wip/violet:
## my_chip
module my_chip (
    input logic [11:0] io_in,  
    output logic [11:0] io_out,  
    input logic clock,
    input logic reset  
);
==> flow/config.mk <==
export PLATFORM = sky130hd
export DESIGN_NAME = my_chip
export DESIGN_NICKNAME = my_chip
export VERILOG_FILES = /design/flow/design.v
export SDC_FILE = /design/flow/constraint.sdc
export NUM_CORES = 4
export LEC_CHECK = 0
export CAP_MARGIN = 20
export CELL_PAD_IN_SITES_GLOBAL_PLACEMENT = 2
export CORE_MARGIN = 2
export CORE_UTILIZATION = 49
export CTS_CLUSTER_SIZE = 70
export GPL_ROUTABILITY_DRIVEN = 1
export MIN_ROUTING_LAYER = met1
export PLACE_DENSITY_LB_ADDON = 0.13
export SETUP_SLACK_MARGIN = 0.58
export SLEW_MARGIN = 30
==> flow/constraint.sdc <==
create_clock -name core_clock -period 4.46 [get_ports {clock}]
set_input_delay 0.8920 -clock core_clock [delete_from_list [all_inputs] [get_ports {clock}]]
set_output_delay 0.8920 -clock core_clock [all_outputs]
set_load 0.01 [all_outputs]
run.sh (not shown) runs the stock make flow with config.mk's settings and CLKGATE_MAP_FILE=.
No stage failed in wip/violet, and the final checks on the layout all came back clean.
#### Input delta (wip/delta over wip/violet)
Settings: SETUP_SLACK_MARGIN no longer set, was 0.58; PLACE_DENSITY_LB_ADDON no longer set, was 0.13; CTS_CLUSTER_SIZE no longer set, was 70; GPL_ROUTABILITY_DRIVEN no longer set, was 1; CELL_PAD_IN_SITES_GLOBAL_PLACEMENT no longer set, was 2; CORE_UTILIZATION now 40, was 49; MIN_ROUTING_LAYER no longer set, was met1; SLEW_MARGIN now 20, was 30; the clock period (ns, I/O delays scaled along) now 6.86, was 4.46.
### Flow results
Going from wip/violet to wip/delta, slack of the critical path grows by 0.55 ns. wip/violet vs wip/delta, cell with the largest stage delay on the worst path: sky130_fd_sc_hd__fa_1 vs sky130_fd_sc_hd__dfxtp_1. In the reports for wip/delta and wip/violet, the smaller relative contribution of combinational cells to total power belongs to wip/delta. wip/violet vs wip/delta, leading power group: sequential cells vs the clock network. Net count reported at finish: wip/delta < wip/violet. Critical path depth: wip/delta and wip/violet compared, lower one is wip/delta. wip/delta against wip/violet; routed wire length is down by a little under 10%. wip/delta ends up with a global-route usage that is 6.5 points lower than in wip/violet. Count of mapped cells out of synthesis came out exactly the same in wip/delta and wip/violet. Between wip/delta and wip/violet, the area overhead of the layout relative to synthesis is lower for wip/delta. Comparing wip/violet with wip/delta, the multi-input logic portion of the cell area came out essentially unchanged.
Relative to wip/delta, the following input files were edited for wip/quartz:
Settings: CTS_CLUSTER_SIZE now 58, previously not set; CTS_CLUSTER_DIAMETER now 51, previously not set; PLACE_DENSITY now 0.67, previously not set; CORE_UTILIZATION now 72, was 40; the clock period (ns, I/O delays scaled along) now 9.03, was 6.86.
Findings:
For the overall power after layout, wip/quartz came in about 33% lower than wip/delta did.
Die area ended up 44% lower on wip/quartz than on wip/delta.
[diff] post-detailed-routing wire length, wip/quartz relative to wip/delta: improvement
The following lists how wip/tundra was set up differently from wip/quartz:
Settings: a change of CAP_MARGIN from 20 to 40; a change of CTS_CLUSTER_SIZE from 58 to 23.
### Flow results
Going from wip/quartz to wip/tundra, largest voltage drop on the vdd net decreased by about 20% relative to the old numbers, achievable frequency climbed about 0.3%. Final cycle utilization of the critical path: wip/tundra lower than wip/quartz. The share of total power in sequential cells in wip/tundra sits 0.7 points below the value recorded for wip/quartz. Of wip/tundra and wip/quartz, it is wip/tundra that has the higher portion of total power attributed to the clock network.
## Diff of input files: wip/nickel against wip/tundra
Settings: PLACE_DENSITY_LB_ADDON now 0.06, previously not set; CTS_CLUSTER_DIAMETER now 319, was 51; CAP_MARGIN now 20, was 40; SETUP_SLACK_MARGIN now 0.58, previously not set; ABC_AREA now 1, previously not set; CTS_CLUSTER_SIZE no longer set, was 23; PLACE_DENSITY no longer set, was 0.67; the clock period (ns, I/O delays scaled along) now 3.91, was 9.03.
--- outcome ---
Relative to wip/tundra, final worst clock skew has decreased by 0.015 ns in wip/nickel.
| switching part of the total | wip/nickel vs wip/tundra | 0.76 points lower |
wip/tundra ended up with fewer cell instances than wip/nickel did.
Of wip/nickel and wip/tundra, it is wip/nickel that has the higher multi-input combinational cell count.
Met2 capacity usage during global routing: wip/nickel vs wip/tundra up 5.0 points
Combinational share of cell area: higher on wip/tundra
wip/tundra has lower power share of the clock group than wip/nickel.
Changes observed in wip/nickel relative to wip/tundra: combinational group share of total power increased 1.5 points; wire length increased about 13%; met1 routed wirelength after detailed routing increased about 8%.
Setup changes, wip/nickel to wip/xenon
Settings: clearing CTS_CLUSTER_DIAMETER, which used to be 319; clearing PLACE_DENSITY_LB_ADDON, which used to be 0.06; clearing ABC_AREA, which used to be 1; clearing SETUP_SLACK_MARGIN, which used to be 0.58; swapping 3.91 for 5.91 in the clock period (ns, I/O delays scaled along).
### Flow results
Relative slew slack ended up 0.37 points lower on wip/xenon than on wip/nickel. Vias after detailed routing for wip/xenon: 3057 down relative to wip/nickel. Total wire length after detailed routing, wip/xenon vs wip/nickel: down by more than 10%. Count of inverters not on the clock network in the layout shrinks by more than half when moving from wip/nickel to wip/xenon. wip/xenon vs. wip/nickel: number of tap cells inserted fell 13; routability-driven placement congestion ratio fell 3.1%. Number of clock buffers inserted by TritonCTS in wip/xenon is 1 below wip/nickel. Of wip/nickel and wip/xenon, wip/nickel shows the higher sequential power, with wip/xenon below it.

========
my_chip again, from the RTL that the note above started with.
Settings: LEC_CHECK=0, CAP_MARGIN=20, CORE_MARGIN=2, CORE_UTILIZATION=72, CTS_CLUSTER_SIZE=21, GPL_ROUTABILITY_DRIVEN=0, GPL_TIMING_DRIVEN=1, HOLD_SLACK_MARGIN=0.29, MAX_ROUTING_LAYER=met5, PLACE_DENSITY_LB_ADDON=0.13, SETUP_SLACK_MARGIN=2.65, SLEW_MARGIN=20, TNS_END_PERCENT=100; clock period 9.26 ns.
The starting point finished with timing, DRC and antenna clean.
Rerun with:
- ABC_AREA: unset -> 1
- CTS_CLUSTER_SIZE: 21 -> unset
- GPL_ROUTABILITY_DRIVEN: 0 -> unset
- GPL_TIMING_DRIVEN: 1 -> unset
- HOLD_SLACK_MARGIN: 0.29 -> unset
- MAX_ROUTING_LAYER: met5 -> unset
- PLACE_DENSITY: unset -> 0.42
- PLACE_DENSITY_LB_ADDON: 0.13 -> unset
- SETUP_SLACK_MARGIN: 2.65 -> 0.8
- TNS_END_PERCENT: 100 -> unset
- clock period: 9.26 -> 4.57 ns (I/O delays scaled with it)
Result: Power climbs by well over a third. Sequential share of layout area fell by 2.5 points. Via count increases by roughly a tenth. Clock power rose by well over a third. Sequential power grows by well over a third. Wire length goes up by roughly a tenth. Global-route usage came out higher by 2.4 points.
Rerun with:
- CAP_MARGIN: 20 -> 40
- CORE_ASPECT_RATIO: unset -> 1.41
- CTS_CLUSTER_DIAMETER: unset -> 84
- CTS_CLUSTER_SIZE: unset -> 10
- SETUP_SLACK_MARGIN: 0.8 -> 1.36
Effect:
- global-route usage is higher by 1.1 points
- worst setup slack is better by 74 ps
- final cell count went up by 0.91%
- routed wire length climbs by 14%
- total power falls by 3.0%
- sequential share of layout area goes down by 1.8 points
- maximum frequency grows by 2.0%
- design area grows by 5.8%

========
Starting RTL as in the previous note.
Settings: LEC_CHECK=0, CAP_MARGIN=20, CORE_MARGIN=2, CORE_UTILIZATION=68, CTS_CLUSTER_SIZE=30, GPL_ROUTABILITY_DRIVEN=0, GPL_TIMING_DRIVEN=1, HOLD_SLACK_MARGIN=0.28, MAX_ROUTING_LAYER=met5, PLACE_DENSITY_LB_ADDON=0.19, SETUP_SLACK_MARGIN=0.89, SLEW_MARGIN=20, TNS_END_PERCENT=35; clock period 6.28 ns.
==> next run, changes <==
==> flow/config.mk (replaced) <==
export PLATFORM = sky130hd
export DESIGN_NAME = my_chip
export DESIGN_NICKNAME = my_chip
export VERILOG_FILES = /design/flow/design.v
export SDC_FILE = /design/flow/constraint.sdc
export NUM_CORES = 4
export LEC_CHECK = 0
export CAP_MARGIN = 20
export CORE_MARGIN = 2
export CORE_UTILIZATION = 72
export CTS_CLUSTER_SIZE = 21
export GPL_ROUTABILITY_DRIVEN = 0
export GPL_TIMING_DRIVEN = 1
export HOLD_SLACK_MARGIN = 0.29
export MAX_ROUTING_LAYER = met5
export PLACE_DENSITY = 0.42
export SETUP_SLACK_MARGIN = -0.72
export SLEW_MARGIN = 20
export TNS_END_PERCENT = 35
==> flow/constraint.sdc (replaced) <==
create_clock -name core_clock -period 8.42 [get_ports {clock}]
set_input_delay 1.6840 -clock core_clock [delete_from_list [all_inputs] [get_ports {clock}]]
set_output_delay 1.6840 -clock core_clock [all_outputs]
set_load 0.01 [all_outputs]
Effect: The new run finished clean. Area after synthesis is unchanged. Combinational power fell by 25%. Utilization rose by 3.6 points.
==> next run, changes <==
==> flow/config.mk (replaced) <==
export PLATFORM = sky130hd
export DESIGN_NAME = my_chip
export DESIGN_NICKNAME = my_chip
export VERILOG_FILES = /design/flow/design.v
export SDC_FILE = /design/flow/constraint.sdc
export NUM_CORES = 4
export LEC_CHECK = 0
export CAP_MARGIN = 20
export CORE_MARGIN = 2
export CORE_UTILIZATION = 39
export CTS_CLUSTER_SIZE = 30
export GPL_ROUTABILITY_DRIVEN = 0
export GPL_TIMING_DRIVEN = 1
export HOLD_SLACK_MARGIN = 0.26
export MAX_ROUTING_LAYER = met5
export PLACE_DENSITY_LB_ADDON = 0.19
export SLEW_MARGIN = 20
export TNS_END_PERCENT = 35
==> flow/constraint.sdc (replaced) <==
create_clock -name core_clock -period 9.65 [get_ports {clock}]
set_input_delay 1.9300 -clock core_clock [delete_from_list [all_inputs] [get_ports {clock}]]
set_output_delay 1.9300 -clock core_clock [all_outputs]
set_load 0.01 [all_outputs]
Die area is higher by 83%.
Critical path depth stays the same.
Clock-buffer cell count came out higher by 7.
Synthesized area is unchanged.
Wire length rose by 4.8%.
Synthesized cell count is unchanged.
Final area came out higher by 3.1%.
Worst hold slack hardly moves.
Non-clock buffer count came out higher by 4.
==> next run, changes <==
--- a/flow/config.mk
+++ b/flow/config.mk
@@ -6,13 +6,15 @@
 export NUM_CORES = 4
 export LEC_CHECK = 0
+export ABC_AREA = 1
 export CAP_MARGIN = 20
 export CORE_MARGIN = 2
-export CORE_UTILIZATION = 39
+export CORE_UTILIZATION = 72
 export CTS_CLUSTER_SIZE = 30
 export GPL_ROUTABILITY_DRIVEN = 0
 export GPL_TIMING_DRIVEN = 1
-export HOLD_SLACK_MARGIN = 0.26
+export HOLD_SLACK_MARGIN = 0.28
 export MAX_ROUTING_LAYER = met5
 export PLACE_DENSITY_LB_ADDON = 0.19
+export SETUP_SLACK_MARGIN = 0.89
 export SLEW_MARGIN = 20
 export TNS_END_PERCENT = 35
==> flow/constraint.sdc (replaced) <==
create_clock -name core_clock -period 4.28 [get_ports {clock}]
set_input_delay 0.8560 -clock core_clock [delete_from_list [all_inputs] [get_ports {clock}]]
set_output_delay 0.8560 -clock core_clock [all_outputs]
set_load 0.01 [all_outputs]
Sequential power increases by 130%.
Global-route usage increases by 19 points.
Setup slack loses 3.1 ns.
Total power increases by 130%.
First-iteration DRC count increases by 94%.
Clock-buffer cell count decreases by 11.
Area after synthesis increases by 5.3%.
Cell area increases by 7.7%.
Wire length increases by 20%.
Power figures rest on the tool's default switching activity, not on a simulated workload.
